Design ARM, start of the top module:
module ARM(input clk,rst,
           output [31:0] imem_addr,
           input [31:0] imem_rdata,
           output [31:0] dmem_addr,dmem_wdata,
           output dmem_we,
           input [31:0] dmem_rdata);
clock: 12.0 ns
lec_check: 0
cap_margin: 30
core_aspect_ratio: 1.37
core_margin: 2
core_utilization: 17
place_density: 0.6
slew_margin: 20
run.sh (not shown) runs the stock make flow with config.mk's settings and CLKGATE_MAP_FILE=.
Edit:
- CAP_MARGIN: 30 -> 15
- CORE_ASPECT_RATIO: 1.37 -> unset
- CORE_MARGIN: 2 -> 5
- CORE_UTILIZATION: 17 -> 59
- CTS_CLUSTER_DIAMETER: unset -> 315
- CTS_CLUSTER_SIZE: unset -> 13
- GPL_ROUTABILITY_DRIVEN: unset -> 1
- PLACE_DENSITY: 0.6 -> unset
- SLEW_MARGIN: 20 -> 10
- TNS_END_PERCENT: unset -> 20
- clock period: 12.0 -> 5.95 ns (I/O delays scaled with it)
The new run finished but fails on negative setup slack. Utilization goes up by 55 points. Final area increases by a few percent. Die size decreases by well over a third.
Edit:
- ABC_AREA: unset -> 1
- CAP_MARGIN: 15 -> 5
- CORE_MARGIN: 5 -> 9
- CORE_UTILIZATION: 59 -> 69
- CTS_CLUSTER_DIAMETER: 315 -> unset
- CTS_CLUSTER_SIZE: 13 -> 16
- GPL_ROUTABILITY_DRIVEN: 1 -> unset
- MAX_ROUTING_LAYER: unset -> met5
- MIN_ROUTING_LAYER: unset -> met2
- PLACE_DENSITY: unset -> 0.61
- SLEW_MARGIN: 10 -> 20
- TNS_END_PERCENT: 20 -> unset
- clock period: 5.95 -> 7.71 ns (I/O delays scaled with it)
Effect: The new run died in global routing (5_1_grt) with GRT-0116. Die area fell by 7.6%. Area after synthesis climbs by about 2%. Synthesized cell count rose by about 24%.
Edit:
- ABC_AREA: 1 -> unset
- CAP_MARGIN: 5 -> 10
- CELL_PAD_IN_SITES_DETAIL_PLACEMENT: unset -> 0
- CELL_PAD_IN_SITES_GLOBAL_PLACEMENT: unset -> 3
- CORE_MARGIN: 9 -> 2
- CORE_UTILIZATION: 69 -> 51
- CTS_CLUSTER_SIZE: 16 -> unset
- MAX_ROUTING_LAYER: met5 -> met4
- MIN_ROUTING_LAYER: met2 -> unset
- PLACE_DENSITY: 0.61 -> unset
- TNS_END_PERCENT: unset -> 95
- clock period: 7.71 -> 7.37 ns (I/O delays scaled with it)
Result: This time the run died in global placement without I/O (3_1_place_gp_skip_io), error GPL-0301. Die area climbs by 20%. Area after synthesis drops by 1.9%. Synthesized cell count drops by 19%.
Edit:
- CAP_MARGIN: 10 -> 15
- CELL_PAD_IN_SITES_DETAIL_PLACEMENT: 0 -> 2
- CELL_PAD_IN_SITES_GLOBAL_PLACEMENT: 3 -> unset
- CORE_MARGIN: 2 -> 4
- CORE_UTILIZATION: 51 -> 23
- CTS_CLUSTER_DIAMETER: unset -> 141
- CTS_CLUSTER_SIZE: unset -> 13
- GPL_ROUTABILITY_DRIVEN: unset -> 0
- GPL_TIMING_DRIVEN: unset -> 0
- HOLD_SLACK_MARGIN: unset -> 0.09
- SLEW_MARGIN: 20 -> 10
- TNS_END_PERCENT: 95 -> 10
- clock period: 7.37 -> 7.31 ns (I/O delays scaled with it)
=>
- With this change the flow stopped in global routing (5_1_grt) on GRT-0232
- die area came out higher by 120%
- area after synthesis is unchanged
- synthesized cell count is unchanged

* * *

== build 16 ==
ARM again, from the RTL that the note above started with.
Settings: LEC_CHECK=0, CAP_MARGIN=15, CORE_MARGIN=5, CORE_UTILIZATION=52, CTS_CLUSTER_SIZE=13, GPL_ROUTABILITY_DRIVEN=1, PLACE_DENSITY_LB_ADDON=0.08, SETUP_SLACK_MARGIN=2.11, SLEW_MARGIN=10, TNS_END_PERCENT=5; clock period 7.69 ns.
Build 16 had finished all stages when the layout checks came back failing, citing setup timing.
### build 16 -> build 74
==> flow/config.mk <==
export PLATFORM = sky130hd
export DESIGN_NAME = ARM
export DESIGN_NICKNAME = ARM
export VERILOG_FILES = /design/flow/design.v
export SDC_FILE = /design/flow/constraint.sdc
export NUM_CORES = 4
export LEC_CHECK = 0
export ABC_AREA = 0
export CAP_MARGIN = 20
export CELL_PAD_IN_SITES_DETAIL_PLACEMENT = 2
export CELL_PAD_IN_SITES_GLOBAL_PLACEMENT = 1
export CORE_ASPECT_RATIO = 0.75
export CORE_MARGIN = 2
export CORE_UTILIZATION = 39
export GPL_ROUTABILITY_DRIVEN = 0
export GPL_TIMING_DRIVEN = 0
export MAX_ROUTING_LAYER = met5
export MIN_ROUTING_LAYER = met2
export SLEW_MARGIN = 20
export TNS_END_PERCENT = 10
==> flow/constraint.sdc <==
create_clock -name core_clock -period 7.37 [get_ports {clk}]
set_input_delay 1.4740 -clock core_clock [delete_from_list [all_inputs] [get_ports {clk}]]
set_output_delay 1.4740 -clock core_clock [all_outputs]
set_load 0.01 [all_outputs]
Results
- In terms of area of the mapped netlist, build 16 and build 74 differ only marginally.
- Going from build 16 to build 74, post-cts resize count grew by 200%, average cell area after synthesis held steady, CTS buffer count grew by 4, die area grew by 31000 sq um.
- Among build 16 and build 74, the run that stopped before the end is build 74, and it is the only one.
- In build 16 the implementation ran to completion but is not tape-out ready, as the final checks report setup timing.
- Build 74 did not make it past global routing, where a tool error ended it.
[inputs] build 15 vs build 74
==> flow/config.mk <==
export PLATFORM = sky130hd
export DESIGN_NAME = ARM
export DESIGN_NICKNAME = ARM
export VERILOG_FILES = /design/flow/design.v
export SDC_FILE = /design/flow/constraint.sdc
export NUM_CORES = 4
export LEC_CHECK = 0
export CAP_MARGIN = 20
export CORE_MARGIN = 2
export CORE_UTILIZATION = 51
export CTS_CLUSTER_SIZE = 25
export PLACE_DENSITY = 0.6
export SLEW_MARGIN = 20
==> flow/constraint.sdc <==
create_clock -name core_clock -period 7.1 [get_ports {clk}]
set_input_delay 1.4200 -clock core_clock [delete_from_list [all_inputs] [get_ports {clk}]]
set_output_delay 1.4200 -clock core_clock [all_outputs]
set_load 0.01 [all_outputs]
Results
- Build 74 and build 15: no clean run
- No crash in build 15: every stage finished, but the layout fails its final checks due to setup timing.
- Taking build 74 as the reference point, the die outline width of build 15 falls by about 24%.
- Delta (build 15 minus build 74): clock sink total stayed essentially flat; floorplan core area moved down; number of placed instances with taps included up about 1.6%; initial cell density of the core picked up an extra 12 points; row count +1.
- Between build 15 and build 74, it is build 15 whose overall die area is lower, by about 23%.
- Build 15 vs build 74 — instance area at placement rose 6100 sq um.
- TritonCTS buffer count: lower on build 15
Inputs modified between build 15 and build 24:
--- a/flow/config.mk
+++ b/flow/config.mk
@@ -8,6 +8,11 @@
-export CAP_MARGIN = 20
-export CORE_MARGIN = 2
-export CORE_UTILIZATION = 51
-export CTS_CLUSTER_SIZE = 25
-export PLACE_DENSITY = 0.6
-export SLEW_MARGIN = 20
+export CAP_MARGIN = 15
+export CELL_PAD_IN_SITES_DETAIL_PLACEMENT = 1
+export CORE_MARGIN = 4
+export CORE_UTILIZATION = 29
+export CTS_CLUSTER_SIZE = 13
+export GPL_ROUTABILITY_DRIVEN = 0
+export MAX_ROUTING_LAYER = met4
+export PLACE_DENSITY_LB_ADDON = 0.08
+export SETUP_SLACK_MARGIN = 2.11
+export SLEW_MARGIN = 10
+export TNS_END_PERCENT = 20
==> flow/constraint.sdc <==
create_clock -name core_clock -period 9.68 [get_ports {clk}]
set_input_delay 1.9360 -clock core_clock [delete_from_list [all_inputs] [get_ports {clk}]]
set_output_delay 1.9360 -clock core_clock [all_outputs]
set_load 0.01 [all_outputs]
Notes after the runs:
Build 24 did not stop at any stage, and its layout met the timing, design-rule and antenna checks. Relative to build 15, build 24 improves worst setup skew after layout. Relative to build 15, hold slack has gone down in build 24. The run showing the greater summed area of non-filler cells in the final layout is build 15. Between build 15 and build 24, routed length per placed instance increased.
Modified inputs, build 8 compared to build 24
==> flow/config.mk <==
export PLATFORM = sky130hd
export DESIGN_NAME = ARM
export DESIGN_NICKNAME = ARM
export VERILOG_FILES = /design/flow/design.v
export SDC_FILE = /design/flow/constraint.sdc
export NUM_CORES = 4
export LEC_CHECK = 0
export CAP_MARGIN = 20
export CORE_MARGIN = 2
export CORE_UTILIZATION = 51
export PLACE_DENSITY = 0.6
export SLEW_MARGIN = 20
==> flow/constraint.sdc <==
create_clock -name core_clock -period 10.7 [get_ports {clk}]
set_input_delay 2.1400 -clock core_clock [delete_from_list [all_inputs] [get_ports {clk}]]
set_output_delay 2.1400 -clock core_clock [all_outputs]
set_load 0.01 [all_outputs]
Findings:
Diff build 24 -> build 8 | count of clock-buffer cells in the layout | decrease of about 9%
Summary of build 8 over build 24: peak fanout along the critical path rose by about 190%; buffering overhead lost 3.1 points; design internal power went down.
Build 8 vs build 24, worst setup slack went down by 1.14 ns.
Worst slew margin relative to its limit: build 8 and build 24 compared, lower one is build 24
No activity file was given, so power comes from the tool's default toggle rates.
